==> flow/design.v (excerpt) <==
module boron_dec (
    input  clk, rst, start, input [63:0] plain_text, input [79:0] master_key,
    output reg done, output reg [63:0] cipher_text
);
    parameter IDLE = 3'b000, KEYGEN = 3'b011, ROUND = 3'b001;
    reg [2:0] reg_sm_main;
    reg [4:0] reg_round_counter;
    reg [63:0] reg_plaintext;
    wire [63:0] reg_nextplaintext;
    reg [79:0] reg_key;
    wire [79:0] reg_nextkey, dec_reg_nextkey;
    key_scheduler ks(.clk(clk), .rst(rst), .round_counter(reg_round_counter), .i_ks_oldkey(reg_key), .o_ks_newkey(reg_nextkey));
    dec_key_scheduler dks(.clk(clk), .rst(rst), .round_counter(reg_round_counter), .i_ks_oldkey(reg_key), .o_ks_newkey(dec_reg_nextkey));
    dec_add_round_key ark(.i_ark_cipher(reg_plaintext), .i_ark_key(dec_reg_nextkey[63:0]), .o_ark_msg(reg_nextplaintext));
    always @(posedge clk ) begin
        if(!rst) begin
            reg_sm_main <= IDLE;
            done <= 1'b0;
        end
        else begin
            done <= 1'b0;
            case (reg_sm_main)
                IDLE:  
                    if(start) begin
                        reg_plaintext <= plain_text;
                        reg_key <= master_key;
                        reg_sm_main <= KEYGEN;
                        reg_round_counter <= 5'd1;
                    end
                    else
                        reg_sm_main <= IDLE;
                KEYGEN:
                    if(reg_round_counter < 25) begin
                        reg_key <= reg_nextkey;
                        reg_round_counter <= reg_round_counter + 1;
                        reg_sm_main <= KEYGEN;
                    end else begin
                        reg_sm_main <= ROUND;
                        reg_plaintext <= (reg_nextkey[63:0] ^ reg_plaintext);
                        reg_key <= reg_nextkey;
                    end
                ROUND:
                    if(reg_round_counter > 1) begin
                        reg_plaintext <= reg_nextplaintext;
                        reg_key <= dec_reg_nextkey;
                        reg_round_counter <= reg_round_counter - 1;
                        reg_sm_main <= ROUND;
  ...
Size in the first run: about 220 flip-flops, ~210 I/O pins.
Settings: LEC_CHECK=0, CAP_MARGIN=20, CORE_MARGIN=2, CORE_UTILIZATION=57, CTS_CLUSTER_SIZE=41, HOLD_SLACK_MARGIN=0.3, SLEW_MARGIN=20; clock period 1.87 ns.
run.sh (not shown) runs the stock make flow with config.mk's settings and CLKGATE_MAP_FILE=.
The baseline did not get past 5_1_grt.
Change:
--- a/flow/config.mk
+++ b/flow/config.mk
@@ -10,2 +10,2 @@
-export CORE_UTILIZATION = 57
-export CTS_CLUSTER_SIZE = 41
+export CORE_UTILIZATION = 65
+export CTS_CLUSTER_SIZE = 38
==> flow/constraint.sdc (replaced) <==
create_clock -name core_clock -period 2.57 [get_ports {clk}]
set_input_delay 0.5140 -clock core_clock [delete_from_list [all_inputs] [get_ports {clk}]]
set_output_delay 0.5140 -clock core_clock [all_outputs]
set_load 0.01 [all_outputs]
Outcome:
- The new run produced a layout that fails on setup timing
- synthesized cell count is unchanged
- synthesized area is unchanged
- die size came out lower by 12%
Change:
--- a/flow/config.mk
+++ b/flow/config.mk
@@ -10,3 +10 @@
-export CORE_UTILIZATION = 65
-export CTS_CLUSTER_SIZE = 38
-export HOLD_SLACK_MARGIN = 0.3
+export CORE_UTILIZATION = 57
The new run reached the layout checks and failed them: setup timing. Final area went up by 2.2%. Die area went up by 14%. Register-to-register slack gains 0.07 ns. Hold slack gains 0.015 ns. Setup slack gains 0.074 ns. Cell count went up by 3.2%. Wire length went down by 8.9%. Power went up by 1.2%. Core utilization went down by 8.5 points. Clock-buffer cell count went down by 8. Synthesized cell count stays the same.
Change:
--- a/flow/config.mk
+++ b/flow/config.mk
@@ -10 +10 @@
-export CORE_UTILIZATION = 57
+export CORE_UTILIZATION = 69
==> flow/constraint.sdc (replaced) <==
create_clock -name core_clock -period 3.36 [get_ports {clk}]
set_input_delay 0.6720 -clock core_clock [delete_from_list [all_inputs] [get_ports {clk}]]
set_output_delay 0.6720 -clock core_clock [all_outputs]
set_load 0.01 [all_outputs]
What happened: Now the flow went through all stages and came out clean; design area shrinks by about 12%; wire length shrinks by 5.2%; total power shrinks by about 30%; hold slack loses 0.021 ns; non-clock buffer count shrinks by 194; clock-buffer cell count shrinks by 6; synthesized cell count stays the same; sequential share of layout area grows by 4.5 points; global-route usage grows by 5.5 points; register-to-register slack gains 0.35 ns; combinational power shrinks by 44%.
Change:
--- a/flow/config.mk
+++ b/flow/config.mk
@@ -10 +10,3 @@
-export CORE_UTILIZATION = 69
+export CORE_UTILIZATION = 70
+export CTS_CLUSTER_DIAMETER = 99
+export CTS_CLUSTER_SIZE = 47
==> flow/constraint.sdc (replaced) <==
create_clock -name core_clock -period 2.57 [get_ports {clk}]
set_input_delay 0.5140 -clock core_clock [delete_from_list [all_inputs] [get_ports {clk}]]
set_output_delay 0.5140 -clock core_clock [all_outputs]
set_load 0.01 [all_outputs]
=> This time the run did not get past 5_1_grt. Area after synthesis stays the same. Die area decreases by 1.4%. Synthesized cell count stays the same.
Change:
--- a/flow/config.mk
+++ b/flow/config.mk
@@ -10,3 +10 @@
-export CORE_UTILIZATION = 70
-export CTS_CLUSTER_DIAMETER = 99
-export CTS_CLUSTER_SIZE = 47
+export CORE_UTILIZATION = 40
==> flow/constraint.sdc (replaced) <==
create_clock -name core_clock -period 3.36 [get_ports {clk}]
set_input_delay 0.6720 -clock core_clock [delete_from_list [all_inputs] [get_ports {clk}]]
set_output_delay 0.6720 -clock core_clock [all_outputs]
set_load 0.01 [all_outputs]
Outcome: With this change the flow went through all stages and came out clean. Area after synthesis does not change. Die area rises by 73%. Synthesized cell count is unchanged.
Power figures rest on the tool's default switching activity, not on a simulated workload.
